==> 10-13 <==
## fir_filter
module fir_filter
#(
    parameter NUM_ELEMENTS = 7
)
(
    input clk,
    input rst,
    input [ 7 : 0 ] weight_data,
    input [ 2 : 0 ] weight_idx,
    input weight_valid,
    output weight_ready,
    input [ 7 : 0 ] input_data,
    input input_valid,
    output input_ready,
    output [ 15 : 0 ] output_data,
    input output_ready,
    output output_valid
);
Settings: LEC_CHECK=0, CAP_MARGIN=20, CORE_MARGIN=2, CORE_UTILIZATION=72, HOLD_SLACK_MARGIN=-0.09, MAX_ROUTING_LAYER=met4, PLACE_DENSITY=0.65, SETUP_SLACK_MARGIN=-0.55, SLEW_MARGIN=20, TNS_END_PERCENT=5; clock period 8.32 ns.
run.sh (not shown) runs the stock make flow with config.mk's settings and CLKGATE_MAP_FILE=.
==> inputs of 02-22, as changes to 10-13 <==
--- a/flow/config.mk
+++ b/flow/config.mk
@@ -8,9 +8,7 @@
 export CAP_MARGIN = 20
 export CORE_MARGIN = 2
-export CORE_UTILIZATION = 72
-export HOLD_SLACK_MARGIN = -0.09
-export MAX_ROUTING_LAYER = met4
-export PLACE_DENSITY = 0.65
-export SETUP_SLACK_MARGIN = -0.55
+export CORE_UTILIZATION = 65
+export CTS_CLUSTER_DIAMETER = 221
+export SETUP_SLACK_MARGIN = 0.26
 export SLEW_MARGIN = 20
 export TNS_END_PERCENT = 5
==> flow/constraint.sdc (replaced) <==
create_clock -name core_clock -period 9.93 [get_ports {clk}]
set_input_delay 1.9860 -clock core_clock [delete_from_list [all_inputs] [get_ports {clk}]]
set_output_delay 1.9860 -clock core_clock [all_outputs]
set_load 0.01 [all_outputs]
==> comparison <==
- In synthesized cell count, 02-22 and 10-13 do not differ.
- In 10-13 the setup slack is lower than in 02-22, by 1.4 ns.
- Clock skew is about the same in 10-13 and 02-22.
- Of 02-22 and 10-13, 10-13 has the higher via count (gap 5.7%, measured against 10-13).
- 10-13 finished with negative setup slack left. 02-22 completed without violations.
- Between 02-22 and 10-13, the lower combinational power is in 02-22 (gap about 26%, measured against 10-13).
- Hold slack: 10-13 is worse than 02-22 (0.0085 ns).
- In critical path depth, 10-13 and 02-22 do not differ.
- Between 02-22 and 10-13, the lower core utilization is in 02-22 (gap 13 points).


==> run a <==
==> flow/design.v <==
`timescale 1ns / 1ps
module fir_filter
#(
    parameter NUM_ELEMENTS = 7
)
(
    input clk,
    input rst,
    input [ 7 : 0 ] weight_data,
    input [ 2 : 0 ] weight_idx,
    input weight_valid,
    output weight_ready,
    input [ 7 : 0 ] input_data,
    input input_valid,
    output input_ready,
    output [ 15 : 0 ] output_data,
    input output_ready,
    output output_valid
);
    assign weight_ready = 1;
    assign input_ready = 1;
    assign output_valid = 1;
    reg [7:0] weights [NUM_ELEMENTS-1:0];
    reg [7:0] values [NUM_ELEMENTS-1:0];
    integer i;
    always@(posedge clk)begin
        if (rst)begin
            for (i = 0; i< NUM_ELEMENTS; i = i+1)
                weights[i] = 0;
        end else if (weight_valid)
            weights[weight_idx] = weight_data;
        for (i = NUM_ELEMENTS-1; i> 0; i=i-1)begin
            values[i] <= rst?0:values[i-1];
        end
        values[0] <= rst?0:input_data;
    end
    wire [15:0] intermediate_sums [NUM_ELEMENTS-1:0];
    assign output_data = intermediate_sums[NUM_ELEMENTS-1];  
    generate
        genvar j;
        for (j = 0; j<NUM_ELEMENTS; j=j+1)begin:summation
            assign intermediate_sums[j] = (j?intermediate_sums[j-1]:0) + values[j]*weights[j];
        end
    endgenerate
endmodule
==> flow/run.sh <==
#!/bin/bash
# the make line also repeats each setting of config.mk as NAME=value (left out here)
make -C /OpenROAD-flow-scripts/flow DESIGN_CONFIG=/design/flow/config.mk WORK_HOME=/design/flow/orfs CLKGATE_MAP_FILE= finish
==> flow/config.mk <==
export PLATFORM = sky130hd
export DESIGN_NAME = fir_filter
export DESIGN_NICKNAME = fir_filter
export VERILOG_FILES = /design/flow/design.v
export SDC_FILE = /design/flow/constraint.sdc
export NUM_CORES = 4
export LEC_CHECK = 0
export ABC_AREA = 1
export CAP_MARGIN = 0
export CORE_ASPECT_RATIO = 0.75
export CORE_MARGIN = 2
export CORE_UTILIZATION = 72
export CTS_CLUSTER_DIAMETER = 244
export CTS_CLUSTER_SIZE = 93
export HOLD_SLACK_MARGIN = -0.04
export PLACE_DENSITY = 0.38
export SLEW_MARGIN = 20
export TNS_END_PERCENT = 10
==> flow/constraint.sdc <==
create_clock -name core_clock -period 6.32 [get_ports {clk}]
set_input_delay 1.2640 -clock core_clock [delete_from_list [all_inputs] [get_ports {clk}]]
set_output_delay 1.2640 -clock core_clock [all_outputs]
set_load 0.01 [all_outputs]
==> run b: changes against run a <==
CAP_MARGIN = 20   (was 0)
CORE_ASPECT_RATIO = not set   (was 0.75)
CTS_CLUSTER_DIAMETER = 400   (was 244)
CTS_CLUSTER_SIZE = 98   (was 93)
HOLD_SLACK_MARGIN = not set   (was -0.04)
PLACE_DENSITY = not set   (was 0.38)
TNS_END_PERCENT = not set   (was 10)
==> flow/constraint.sdc (replaced) <==
create_clock -name core_clock -period 8.78 [get_ports {clk}]
set_input_delay 1.7560 -clock core_clock [delete_from_list [all_inputs] [get_ports {clk}]]
set_output_delay 1.7560 -clock core_clock [all_outputs]
set_load 0.01 [all_outputs]
==> run c: changes against run a <==
CAP_MARGIN = 30   (was 0)
CORE_ASPECT_RATIO = not set   (was 0.75)
CORE_UTILIZATION = 70   (was 72)
CTS_CLUSTER_DIAMETER = 31   (was 244)
CTS_CLUSTER_SIZE = 15   (was 93)
HOLD_SLACK_MARGIN = not set   (was -0.04)
PLACE_DENSITY = not set   (was 0.38)
PLACE_DENSITY_LB_ADDON = 0.2   (was not set)
TNS_END_PERCENT = not set   (was 10)
==> flow/constraint.sdc (replaced) <==
create_clock -name core_clock -period 7.58 [get_ports {clk}]
set_input_delay 1.5160 -clock core_clock [delete_from_list [all_inputs] [get_ports {clk}]]
set_output_delay 1.5160 -clock core_clock [all_outputs]
set_load 0.01 [all_outputs]
==> summary of the runs <==
- Run c reached the layout checks and failed them: setup timing. Run b produced a layout that fails on setup timing. Run a completed, yet does not pass: setup timing.
- In synthesized area, run c and run b do not differ.
- Design area: run c > run b > run a.
- In count of clock-buffer cells in the layout, run b and run a do not differ.
- Flip-flop count is the same in run b and run c.
- Between run a and run b, the lower sequential power is in run b (gap 40%, measured against run b).
- Critical path depth: run c is higher than run a (2).
- The highest routed wire length belongs to run b, the lowest to run a.
==> figures <==
# setup viols final: run a 14; run b 10; run c 13
Nets: run a 3189; run b 3169; run c 3192
Register-to-register setup slack: run a 5.23 ns; run b 7.60 ns; run c 6.48 ns
Clk slew on worst S/H paths: run a 0.09 ns; run b 0.10 ns; run c 0.10 ns
Number of fill cells: run a 1644; run b 1604; run c 1612
Wirelength, routed: run a 52.39 mm; run b 55.13 mm; run c 53.72 mm
Sw Share: run a 44.82%; run b 47.76%; run c 45.78%
Met3 wirelength from detailed routing: run a 5.859 mm; run b 5.342 mm; run c 4.596 mm
Cell row count: run a 52; run b 60; run c 61
CLK BUF: run a 9; run b 9; run c 10
Buffers & Inverters on Critical Path: run a 7; run b 8; run c 8
Post-DR vias/cell: run a 5.182; run b 5.330; run c 5.213
Status: run a finished with violations; run b finished with violations; run c finished with violations
Violated checks: run a setup timing; run b setup timing; run c setup timing
Worst-margin pin slew: run a 0.8444 ns; run b 0.8314 ns; run c 0.8212 ns
Avg WL per Cell: run a 17.84 µm; run b 18.96 µm; run c 18.11 µm
Overall routing resource usage: run a 39.32%; run b 39.68%; run c 37.42%


==> inputs of yarrow <==
Starts from the design.v that is shown in full above.
export LEC_CHECK = 0
export CAP_MARGIN = 30
export CORE_MARGIN = 2
export CORE_UTILIZATION = 72
export CTS_CLUSTER_DIAMETER = 31
export HOLD_SLACK_MARGIN = -0.09
export SLEW_MARGIN = 20
export TNS_END_PERCENT = 40
create_clock -name core_clock -period 7.58 [get_ports {clk}]
==> inputs of fjord, as changes to yarrow <==
- CAP_MARGIN: 30 -> 20
- CTS_CLUSTER_DIAMETER: 31 -> 40
- HOLD_SLACK_MARGIN: -0.09 -> not set
- MAX_ROUTING_LAYER: not set -> met4
- SETUP_SLACK_MARGIN: not set -> -0.49
- TNS_END_PERCENT: 40 -> not set
==> flow/constraint.sdc (replaced) <==
create_clock -name core_clock -period 8.1 [get_ports {clk}]
set_input_delay 1.6200 -clock core_clock [delete_from_list [all_inputs] [get_ports {clk}]]
set_output_delay 1.6200 -clock core_clock [all_outputs]
set_load 0.01 [all_outputs]
==> inputs of lagoon, as changes to yarrow <==
- CAP_MARGIN: 30 -> 20
- CORE_UTILIZATION: 72 -> 68
- CTS_CLUSTER_DIAMETER: 31 -> not set
- SETUP_SLACK_MARGIN: not set -> -0.55
- TNS_END_PERCENT: 40 -> 5
==> flow/constraint.sdc (replaced) <==
create_clock -name core_clock -period 8.32 [get_ports {clk}]
set_input_delay 1.6640 -clock core_clock [delete_from_list [all_inputs] [get_ports {clk}]]
set_output_delay 1.6640 -clock core_clock [all_outputs]
set_load 0.01 [all_outputs]
==> inputs of violet, as changes to yarrow <==
- CAP_MARGIN: 30 -> 20
- CORE_UTILIZATION: 72 -> 66
- CTS_CLUSTER_DIAMETER: 31 -> 258
- CTS_CLUSTER_SIZE: not set -> 98
- HOLD_SLACK_MARGIN: -0.09 -> not set
- TNS_END_PERCENT: 40 -> not set
==> flow/constraint.sdc (replaced) <==
create_clock -name core_clock -period 13.0 [get_ports {clk}]
set_input_delay 2.6000 -clock core_clock [delete_from_list [all_inputs] [get_ports {clk}]]
set_output_delay 2.6000 -clock core_clock [all_outputs]
set_load 0.01 [all_outputs]
==> flow_summary_export.csv <==
group,metric,value,unit
outcome,outcome,"complete, but fails checks",
outcome,check.faults,"setup timing",
drt,vias,13100,
timing,setup_viol,12,
clock_network,post_cts_buffers,12,
layout,fin_area,21400,um^2
clock_network,clock_latency,0.38,ns
grt,first_global_vias,14600,
timing,finalWorstSetupSlack,-1.38,ns
layout,clock_area_share,1.48,%
critical_path,crit_buf_inv,7,
power_and_ir_drop,p_sw,1.46,mW
timing,finalCritPeriodShare,118,%
drt,wl,46.9,mm
Source of the figures above: yarrow

==> flow_summary_export.csv <==
group,metric,value,unit
timing,finalWorstSetupSlack,1.95,ns
drt,wl,45.0,mm
critical_path,crit_buf_inv,7,
drt,vias,12100,
outcome,outcome,"finished clean",
layout,clock_area_share,1.47,%
layout,fin_area,19700,um^2
clock_network,clock_latency,0.37,ns
timing,finalCritPeriodShare,85.0,%
power_and_ir_drop,p_sw,757,uW
Source of the figures above: violet

==> flow_summary_export.csv <==
group,metric,value,unit
drt,vias,12900,
timing,setup_viol,12,
outcome,check.faults,"setup timing",
layout,clock_area_share,1.38,%
timing,finalWorstSetupSlack,-0.951,ns
outcome,outcome,"complete, but fails checks",
clock_network,post_cts_buffers,8,
clock_network,clock_latency,0.37,ns
Source of the figures above: lagoon

==> flow_summary_export.csv <==
group,metric,value,unit
layout,fin_area,21500,um^2
drt,wl,47.5,mm
layout,clock_area_share,1.36,%
timing,finalWorstSetupSlack,-1.32,ns
clock_network,clock_latency,0.38,ns
drt,vias,13200,
grt,first_global_vias,14500,
outcome,check.faults,"setup timing",
timing,finalCritPeriodShare,116,%
timing,setup_viol,12,
clock_network,post_cts_buffers,22,
outcome,outcome,"complete, but fails checks",
Source of the figures above: fjord



==> run R: inputs <==
Starts from the design.v that is shown in full above.
export LEC_CHECK = 0
export ABC_AREA = 1
export CAP_MARGIN = 20
export CORE_MARGIN = 2
export CORE_UTILIZATION = 70
export CTS_CLUSTER_DIAMETER = 197
export CTS_CLUSTER_SIZE = 74
export HOLD_SLACK_MARGIN = -0.08
export PLACE_DENSITY_LB_ADDON = 0.18
export SETUP_SLACK_MARGIN = 2.03
export SLEW_MARGIN = 20
export TNS_END_PERCENT = 5
create_clock -name core_clock -period 8.29 [get_ports {clk}]
==> run X: changes against run R <==
--- a/flow/config.mk
+++ b/flow/config.mk
@@ -9,9 +9,7 @@
 export CAP_MARGIN = 20
+export CORE_ASPECT_RATIO = 0.76
 export CORE_MARGIN = 2
-export CORE_UTILIZATION = 70
-export CTS_CLUSTER_DIAMETER = 197
-export CTS_CLUSTER_SIZE = 74
-export HOLD_SLACK_MARGIN = -0.08
-export PLACE_DENSITY_LB_ADDON = 0.18
-export SETUP_SLACK_MARGIN = 2.03
+export CORE_UTILIZATION = 40
+export CTS_CLUSTER_DIAMETER = 393
+export CTS_CLUSTER_SIZE = 26
 export SLEW_MARGIN = 20
==> flow/constraint.sdc (replaced) <==
create_clock -name core_clock -period 13.0 [get_ports {clk}]
set_input_delay 2.6000 -clock core_clock [delete_from_list [all_inputs] [get_ports {clk}]]
set_output_delay 2.6000 -clock core_clock [all_outputs]
set_load 0.01 [all_outputs]
==> run B: changes against run R <==
==> flow/config.mk (replaced) <==
export PLATFORM = sky130hd
export DESIGN_NAME = fir_filter
export DESIGN_NICKNAME = fir_filter
export VERILOG_FILES = /design/flow/design.v
export SDC_FILE = /design/flow/constraint.sdc
export NUM_CORES = 4
export LEC_CHECK = 0
export CAP_MARGIN = 20
export CORE_ASPECT_RATIO = 1.06
export CORE_MARGIN = 2
export CORE_UTILIZATION = 40
export CTS_CLUSTER_DIAMETER = 393
export CTS_CLUSTER_SIZE = 20
export SLEW_MARGIN = 20
export TNS_END_PERCENT = 5
==> flow/constraint.sdc (replaced) <==
create_clock -name core_clock -period 13.0 [get_ports {clk}]
set_input_delay 2.6000 -clock core_clock [delete_from_list [all_inputs] [get_ports {clk}]]
set_output_delay 2.6000 -clock core_clock [all_outputs]
set_load 0.01 [all_outputs]
==> comparison <==
- Wire length: run R > run X > run B.
- Between run R and run B, the lower hold slack is in run B (gap 0.0083 ns).
- Against run B, the synthesized area of run X is higher by 6.0%.
- Between run X and run R, the lower first-iteration DRC count is in run X (gap about 25%, measured against run R).
- Of run R and run X, run R has the higher sequential power (gap 50%, measured against run X).
- Against run X, the combinational power of run R is larger by about 130%.
- The highest via count belongs to run R, the lowest to run B.
- Of run X and run R, run X has the higher clock skew (gap 0.0027 ns).
- Total power: run B < run X < run R.
- Run X produced a clean layout. Run R finished with negative setup slack left. Run B finished with timing, DRC and antenna clean.
- Die size: run X > run B > run R.


==> inputs of job 1795 <==
RTL: the design.v shown in full above, as it stands there.
clock: 8.32 ns
lec_check: 0
cap_margin: 10
core_margin: 2
core_utilization: 72
cts_cluster_diameter: 42
cts_cluster_size: 81
hold_slack_margin: -0.09
max_routing_layer: met4
place_density: 0.35
setup_slack_margin: 2.24
slew_margin: 20
tns_end_percent: 5
==> job 2264: changes against job 1795 <==
CAP_MARGIN = 20   (was 10)
CORE_UTILIZATION = 40   (was 72)
CTS_CLUSTER_DIAMETER = not set   (was 42)
CTS_CLUSTER_SIZE = not set   (was 81)
HOLD_SLACK_MARGIN = 0.03   (was -0.09)
MAX_ROUTING_LAYER = not set   (was met4)
PLACE_DENSITY = not set   (was 0.35)
SETUP_SLACK_MARGIN = 3.51   (was 2.24)
TNS_END_PERCENT = not set   (was 5)
==> flow/constraint.sdc (replaced) <==
create_clock -name core_clock -period 13.0 [get_ports {clk}]
set_input_delay 2.6000 -clock core_clock [delete_from_list [all_inputs] [get_ports {clk}]]
set_output_delay 2.6000 -clock core_clock [all_outputs]
set_load 0.01 [all_outputs]
==> job 2998: changes against job 1795 <==
CAP_MARGIN = 20   (was 10)
CORE_UTILIZATION = 68   (was 72)
CTS_CLUSTER_DIAMETER = 221   (was 42)
CTS_CLUSTER_SIZE = not set   (was 81)
HOLD_SLACK_MARGIN = not set   (was -0.09)
MAX_ROUTING_LAYER = not set   (was met4)
PLACE_DENSITY = not set   (was 0.35)
SETUP_SLACK_MARGIN = 0.26   (was 2.24)
==> flow/constraint.sdc (replaced) <==
create_clock -name core_clock -period 9.93 [get_ports {clk}]
set_input_delay 1.9860 -clock core_clock [delete_from_list [all_inputs] [get_ports {clk}]]
set_output_delay 1.9860 -clock core_clock [all_outputs]
set_load 0.01 [all_outputs]
==> comparison <==
Power, lowest first: job 2264, job 2998, job 1795.
Hold slack: job 1795 < job 2264 < job 2998.
Job 2264 completed with no timing, DRC or antenna violations. Job 2998 passed the timing, design-rule and antenna checks. Job 1795 finished but failed the layout checks on negative setup slack.
Against job 2998, the combinational power of job 1795 is higher by 36%.
In synthesized cell count, job 2998 and job 2264 do not differ.
Setup slack, lowest first: job 1795, job 2998, job 2264.
In job 1795 the global-route usage is higher than in job 2264, by 18 points.
The lowest first-iteration DRC count belongs to job 2264, the highest to job 1795.
Synthesized area is the same in job 2264 and job 2998.
Die area: job 1795 < job 2998 < job 2264.
Between job 2264 and job 1795, the lower non-clock buffer count is in job 2264 (gap 107).
==> figures <==
|  | job 2264 | job 2998 | job 1795 |
|---|---|---|---|
| First-pass GRT wire length | 74800 µm | 75000 µm | 75900 µm |
| Critical-path maximum fanout | 5 | 6 | 4 |
| Logic gate fraction of the total cell area | 68.3% | 69.8% | 66.9% |
| Overall global routing resource usage | 20.6% | 35.2% | 39.0% |
| Setup Slack @ Placement | 2.10 ns | 0.0485 ns | -0.930 ns |
| Filler Cell Count | 4371 | 2059 | 1473 |
| Final cell count without fillers | 2592 | 2298 | 2422 |
| Met2 track demand over resource | 36.3% | 57.3% | 59.0% |
| HP Start | values[4][5]$_SDFF_PP0_ | values[1][5]$_SDFF_PP0_ | values[4][1]$_SDFF_PP0_ |
| Floorplan Core Area | 46400 µm² | 27000 µm² | 25300 µm² |
| Clock net power | 0.000291 W | 0.000387 W | 0.000517 W |
| Transition time of the tightest slew-check pin | 0.840 ns | 0.826 ns | 0.753 ns |
| Maximum vdd ir drop | 346 µV | 135 µV | 754 µV |
| Clock buffer cells | 11 | 9 | 9 |
| Met1 layer wirelength in the final routing | 19700 µm | 19900 µm | 18200 µm |
| Setup_tns | 0 ns | 0 ns | -4.72 ns |
| Outcome | finished clean | finished clean | failed layout checks |
| Violated checks | - | - | negative setup slack |
| Final cycle utilization of the critical path | 77.5% | 97.8% | 110% |
| Flip-flop and latch power | 0.000414 W | 0.000540 W | 0.000637 W |
| Design internal power | 0.00109 W | 0.00136 W | 0.00176 W |
| Crit path to | output_data[14] | output_data[14] | output_data[13] |
| Final instance area | 21000 µm² | 20100 µm² | 21400 µm² |
Power and IR drop assume default switching activity.
